Design gemm_mem, start of the top module:
module gemm_mem(
  input wire clk,
  input wire rst,
  input wire out_rdy,
  input wire v0__read_req_rdy,
  input wire [31:0] v0__read_resp,
  input wire v0__read_resp_vld,
  input wire v0__write_completion_vld,
  input wire v0__write_req_rdy,
  input wire [31:0] v0_in,
  input wire v0_in_vld,
  input wire v1__read_req_rdy,
  input wire [31:0] v1__read_resp,
  input wire v1__read_resp_vld,
  input wire v1__write_completion_vld,
  input wire v1__write_req_rdy,
  input wire [31:0] v1_in,
  input wire v1_in_vld,
  input wire [31:0] C_rd_data,
  output wire [31:0] out,
  output wire out_vld,
  output wire [3:0] v0__read_req,
  output wire v0__read_req_vld,
  output wire v0__read_resp_rdy,
  output wire v0__write_completion_rdy,
  output wire [35:0] v0__write_req,
  output wire v0__write_req_vld,
  output wire v0_in_rdy,
  output wire [3:0] v1__read_req,
  output wire v1__read_req_vld,
  output wire v1__read_resp_rdy,
  output wire v1__write_completion_rdy,
  output wire [35:0] v1__write_req,
  output wire v1__write_req_vld,
  output wire v1_in_rdy,
  output wire [3:0] C_rd_addr,
  output wire C_rd_en,
  output wire [3:0] C_wr_addr,
  output wire [31:0] C_wr_data,
  output wire C_wr_en
);
Size in the first run: about 3400 cells after synthesis, about 250 flip-flops, ~340 I/O pins.
make LEC_CHECK=0 CAP_MARGIN=20 CORE_MARGIN=2 CORE_UTILIZATION=58 SLEW_MARGIN=20 finish   # period 5.1 ns
run.sh (not shown) runs the stock make flow with config.mk's settings and CLKGATE_MAP_FILE=.
The first run reached the layout checks and failed them: setup timing.
Change:
- CORE_UTILIZATION: 58 -> 27
- clock period: 5.1 -> 7.78 ns (I/O delays scaled with it)
Now the flow finished clean. Die area increases by well over a third. Sequential share of layout area increases by 0.58 points. Worst setup slack is better by 1.9 ns. Critical path depth increases by 1. Via count decreases by a little under a tenth. Clock power decreases by a quarter to a third. Combinational power decreases by a quarter to a third.
Change:
- CORE_UTILIZATION: 27 -> 44
- clock period: 7.78 -> 5.35 ns (I/O delays scaled with it)
Result:
- The new run completed and failed the layout checks on setup timing
- count of clock-buffer cells in the layout is higher by 2
- setup slack loses 1.7 ns
- hold slack is about the same
Change:
- CORE_UTILIZATION: 44 -> 40
- clock period: 5.35 -> 7.78 ns (I/O delays scaled with it)
This time the run completed with no timing, DRC or antenna violations.
Final area falls by about 7%.
Utilization falls by 9.2 points.
Hold slack got worse by 0.0048 ns.


Starting RTL as in the previous note.
Settings: LEC_CHECK=0, ABC_AREA=0, CAP_MARGIN=25, CELL_PAD_IN_SITES_DETAIL_PLACEMENT=2, CELL_PAD_IN_SITES_GLOBAL_PLACEMENT=1, CORE_ASPECT_RATIO=1.84, CORE_MARGIN=2, CORE_UTILIZATION=72, CTS_CLUSTER_DIAMETER=180, CTS_CLUSTER_SIZE=32, HOLD_SLACK_MARGIN=0.23, MAX_ROUTING_LAYER=met5, MIN_ROUTING_LAYER=met2, PLACE_DENSITY_LB_ADDON=0.27, SETUP_SLACK_MARGIN=2.01, SLEW_MARGIN=10, TNS_END_PERCENT=100; clock period 11.9 ns.
The baseline died in global placement without I/O (3_1_place_gp_skip_io), error FLW-0024.
Next try:
- ABC_AREA: 0 -> 1
- CAP_MARGIN: 25 -> 20
- CELL_PAD_IN_SITES_DETAIL_PLACEMENT: 2 -> default
- CORE_UTILIZATION: 72 -> 33
- CTS_CLUSTER_SIZE: 32 -> default
- HOLD_SLACK_MARGIN: 0.23 -> default
- MAX_ROUTING_LAYER: met5 -> met4
- MIN_ROUTING_LAYER: met2 -> default
- PLACE_DENSITY: default -> 0.58
- PLACE_DENSITY_LB_ADDON: 0.27 -> default
- SETUP_SLACK_MARGIN: 2.01 -> default
- SLEW_MARGIN: 10 -> 20
- TNS_END_PERCENT: 100 -> 65
After rerunning: With this change the flow produced a clean layout; die size is higher by about 130%; synthesized area rose by 4.7%; synthesized cell count rose by 23%.


gemm_mem again, from the RTL that the note above started with.
make LEC_CHECK=0 ABC_AREA=1 CAP_MARGIN=20 CORE_ASPECT_RATIO=1.03 CORE_MARGIN=2 CORE_UTILIZATION=70 MAX_ROUTING_LAYER=met4 PLACE_DENSITY=0.6 SETUP_SLACK_MARGIN=1.64 SLEW_MARGIN=20 finish   # period 5.67 ns
The baseline aborted during global routing (5_1_grt) on ODB-0269.
Then changed:
ABC_AREA = not set   (was 1)
CORE_ASPECT_RATIO = not set   (was 1.03)
CORE_UTILIZATION = 65   (was 70)
PLACE_DENSITY = not set   (was 0.6)
SETUP_SLACK_MARGIN = not set   (was 1.64)
clock period = 6.2 ns   (was 5.67 ns; I/O delays follow)
What happened: Now the flow finished but fails on negative setup slack. Synthesized cell count shrinks by about a fifth. Die area grows by a few percent. Area after synthesis shrinks by a few percent.
Then changed:
CORE_UTILIZATION = 11   (was 65)
MAX_ROUTING_LAYER = not set   (was met4)
clock period = 9.85 ns   (was 6.2 ns; I/O delays follow)
Result:
- The changed run ran to the end with no violations
- setup slack gets better by 3.1 ns
- core utilization falls by 69 points
- routed wire length increases by 9.8%
- clock-buffer cell count rose by 4
- via count came out lower by 11%
- die size rose to 5.8 times its value
- combinational power goes down by 34%
- fmax goes down by 6.9%
Then changed:
ABC_AREA = 1   (was not set)
CORE_UTILIZATION = 72   (was 11)
PLACE_DENSITY = 0.79   (was not set)
clock period = 6.23 ns   (was 9.85 ns; I/O delays follow)
Result:
- The changed run failed in global routing (5_1_grt) on GRT-0232
- synthesized area climbs by 4.7%
- die size drops by about 80%
- synthesized cell count climbs by 23%


Setup of job 8697:
Starting RTL as in the previous note.
Design gemm_mem, start of the top module:
module gemm_mem(
  input wire clk,
  input wire rst,
  input wire out_rdy,
  input wire v0__read_req_rdy,
  input wire [31:0] v0__read_resp,
  input wire v0__read_resp_vld,
  input wire v0__write_completion_vld,
  input wire v0__write_req_rdy,
  input wire [31:0] v0_in,
  input wire v0_in_vld,
  input wire v1__read_req_rdy,
  input wire [31:0] v1__read_resp,
  input wire v1__read_resp_vld,
  input wire v1__write_completion_vld,
  input wire v1__write_req_rdy,
  input wire [31:0] v1_in,
  input wire v1_in_vld,
  input wire [31:0] C_rd_data,
  output wire [31:0] out,
  output wire out_vld,
  output wire [3:0] v0__read_req,
  output wire v0__read_req_vld,
  output wire v0__read_resp_rdy,
  output wire v0__write_completion_rdy,
  output wire [35:0] v0__write_req,
  output wire v0__write_req_vld,
  output wire v0_in_rdy,
  output wire [3:0] v1__read_req,
  output wire v1__read_req_vld,
  output wire v1__read_resp_rdy,
  output wire v1__write_completion_rdy,
  output wire [35:0] v1__write_req,
  output wire v1__write_req_vld,
  output wire v1_in_rdy,
  output wire [3:0] C_rd_addr,
  output wire C_rd_en,
  output wire [3:0] C_wr_addr,
  output wire [31:0] C_wr_data,
  output wire C_wr_en
);
Settings: LEC_CHECK=0, ABC_AREA=0, CAP_MARGIN=20, CORE_ASPECT_RATIO=0.84, CORE_MARGIN=2, CORE_UTILIZATION=72, MAX_ROUTING_LAYER=met4, PLACE_DENSITY=0.62, SETUP_SLACK_MARGIN=-0.55, SLEW_MARGIN=0; clock period 6.43 ns.
In job 8697 the implementation completed, yet the final layout does not meet the checks, the culprit being setup timing.
--- input diff job 8697..job 164 ---
Settings: changing SETUP_SLACK_MARGIN from -0.55 to 1.87; setting CTS_CLUSTER_SIZE to 50 for the first time; setting PLACE_DENSITY_LB_ADDON to 0.03 for the first time; removing PLACE_DENSITY (formerly 0.62).
==> results <==
Job 164 did not finish; a tool error ended it in 5_1_grt.
Last weighted congestion value of the routability-driven placer: job 164 and job 8697 compared, higher one is job 8697
Any difference in synthesized cell count between job 164 and job 8697 is small enough to ignore.
Post-placement cell count: job 164 vs job 8697 down 0.52%


exp/willow:
Starting RTL as in the previous note.
Settings: LEC_CHECK=0, CAP_MARGIN=20, CORE_MARGIN=2, CORE_UTILIZATION=72, CTS_CLUSTER_DIAMETER=160, CTS_CLUSTER_SIZE=95, SETUP_SLACK_MARGIN=-0.55, SLEW_MARGIN=20; clock period 5.49 ns.
Flow for exp/willow halted at global routing (5_1_grt), error code ODB-0269.
The inputs of exp/juniper differ from those of exp/willow as listed below.
Settings: SETUP_SLACK_MARGIN removed (was -0.55); CTS_CLUSTER_DIAMETER removed (was 160); CTS_CLUSTER_SIZE removed (was 95); CORE_UTILIZATION changed from 72 to 40; the clock period (ns, I/O delays scaled along) changed from 5.49 to 9.0.
==> results <==
Both conditions hold for exp/juniper: the flow ran to the end and the final layout passed the timing, design-rule and antenna checks.
exp/juniper — buffers inserted during post-CTS setup optimization 18 lower, exp/willow as reference
On floorplan die width: exp/juniper sits above exp/willow.
When exp/juniper is measured against exp/willow, its placement row count turns out 25 higher.
Of exp/juniper and exp/willow, exp/juniper shows the lower weighted congestion reported at the end of routability-driven placement, with exp/willow above it.
NOTE: die area in exp/juniper exceeds that of exp/willow
On half-perimeter wire length after detailed placement, exp/juniper does better than exp/willow.
### exp/juniper -> exp/raven
Settings: ABC_AREA now 0, previously not set; SLEW_MARGIN now 0, was 20; TNS_END_PERCENT now 45, previously not set; GPL_ROUTABILITY_DRIVEN now 1, previously not set; CORE_UTILIZATION now 67, was 40; CAP_MARGIN now 5, was 20; SETUP_SLACK_MARGIN now -0.45, previously not set; CELL_PAD_IN_SITES_GLOBAL_PLACEMENT now 1, previously not set.
==> comparison <==
In the summary table, exp/raven is marked failed, with error GPL-0301 raised in global placement (3_3_place_gp).
Reported for exp/raven and exp/juniper, top-level port count turned out identical to the last digit.
Sequential-to-total area share from yosys stat came out exactly the same in exp/raven and exp/juniper.
exp/juniper -> exp/raven: vertical die dimension decreased by more than 10%
Number of placement rows (exp/raven vs. exp/juniper) decreases by more than 10%
On core region area, exp/juniper loses to exp/raven.
Compared exp/raven vs exp/juniper, and effective utilization at floorplan is up in exp/raven.
Taking exp/juniper as the reference, in exp/raven synthesized chip area reported by yosys roughly the same, synthesized cell area roughly the same, area of the die has decreased.
Mean post-synth cell area delta (exp/raven -> exp/juniper): insignificant
Changes in exp/amber relative to exp/raven:
Settings: clearing SETUP_SLACK_MARGIN, which used to be -0.45; clearing GPL_ROUTABILITY_DRIVEN, which used to be 1; putting GPL_TIMING_DRIVEN at 0 where nothing was set; swapping 5 for 20 in CAP_MARGIN; swapping 67 for 70 in CORE_UTILIZATION; clearing TNS_END_PERCENT, which used to be 45; clearing CELL_PAD_IN_SITES_GLOBAL_PLACEMENT, which used to be 1; clearing ABC_AREA, which used to be 0; swapping 2 for 4 in CORE_MARGIN; putting CELL_PAD_IN_SITES_DETAIL_PLACEMENT at 1 where nothing was set; swapping 0 for 20 in SLEW_MARGIN.
==> comparison <==
Floorplan row count: exp/raven and exp/amber compared, lower one is exp/amber. The floorplan die height was comparable across exp/raven and exp/amber. Changes observed in exp/amber relative to exp/raven: register area share after synthesis level; floorplan-stage core utilization saw an increase. Simple logic cell fraction of the synthesized area came out exactly the same in exp/raven and exp/amber. [exp/amber] full die area fell 210 um^2 relative to exp/raven. exp/amber failed in detailed placement (3_5_place_dp) with DPL-0033. Comparing exp/raven against exp/amber, there is no change at all in area share of fa/ha/maj cells after synthesis.
Here is what was changed in the inputs of exp/onyx compared with exp/amber.
Settings: HOLD_SLACK_MARGIN now 0.13, previously not set; CORE_UTILIZATION now 40, was 70; SETUP_SLACK_MARGIN now -0.45, previously not set; GPL_ROUTABILITY_DRIVEN now 0, previously not set; CELL_PAD_IN_SITES_DETAIL_PLACEMENT no longer set, was 1; CORE_MARGIN now 2, was 4; GPL_TIMING_DRIVEN no longer set, was 0.
Results
Having completed the whole flow, exp/onyx delivered a layout that passed the timing, design-rule and antenna checks.
exp/onyx vs. exp/amber: die outline height increased 61 um, core utilization before placement saw a decrease, number of cell rows grew by 24, share of flip-flops with an asynchronous set or reset after synthesis flat, sequential element share of the synthesized area was more or less identical.
[compare] base=exp/amber new=exp/onyx: count of port buffers added during placement about even; die width has increased; area of the chip now larger.
Power is estimated from default activity; no workload was simulated.
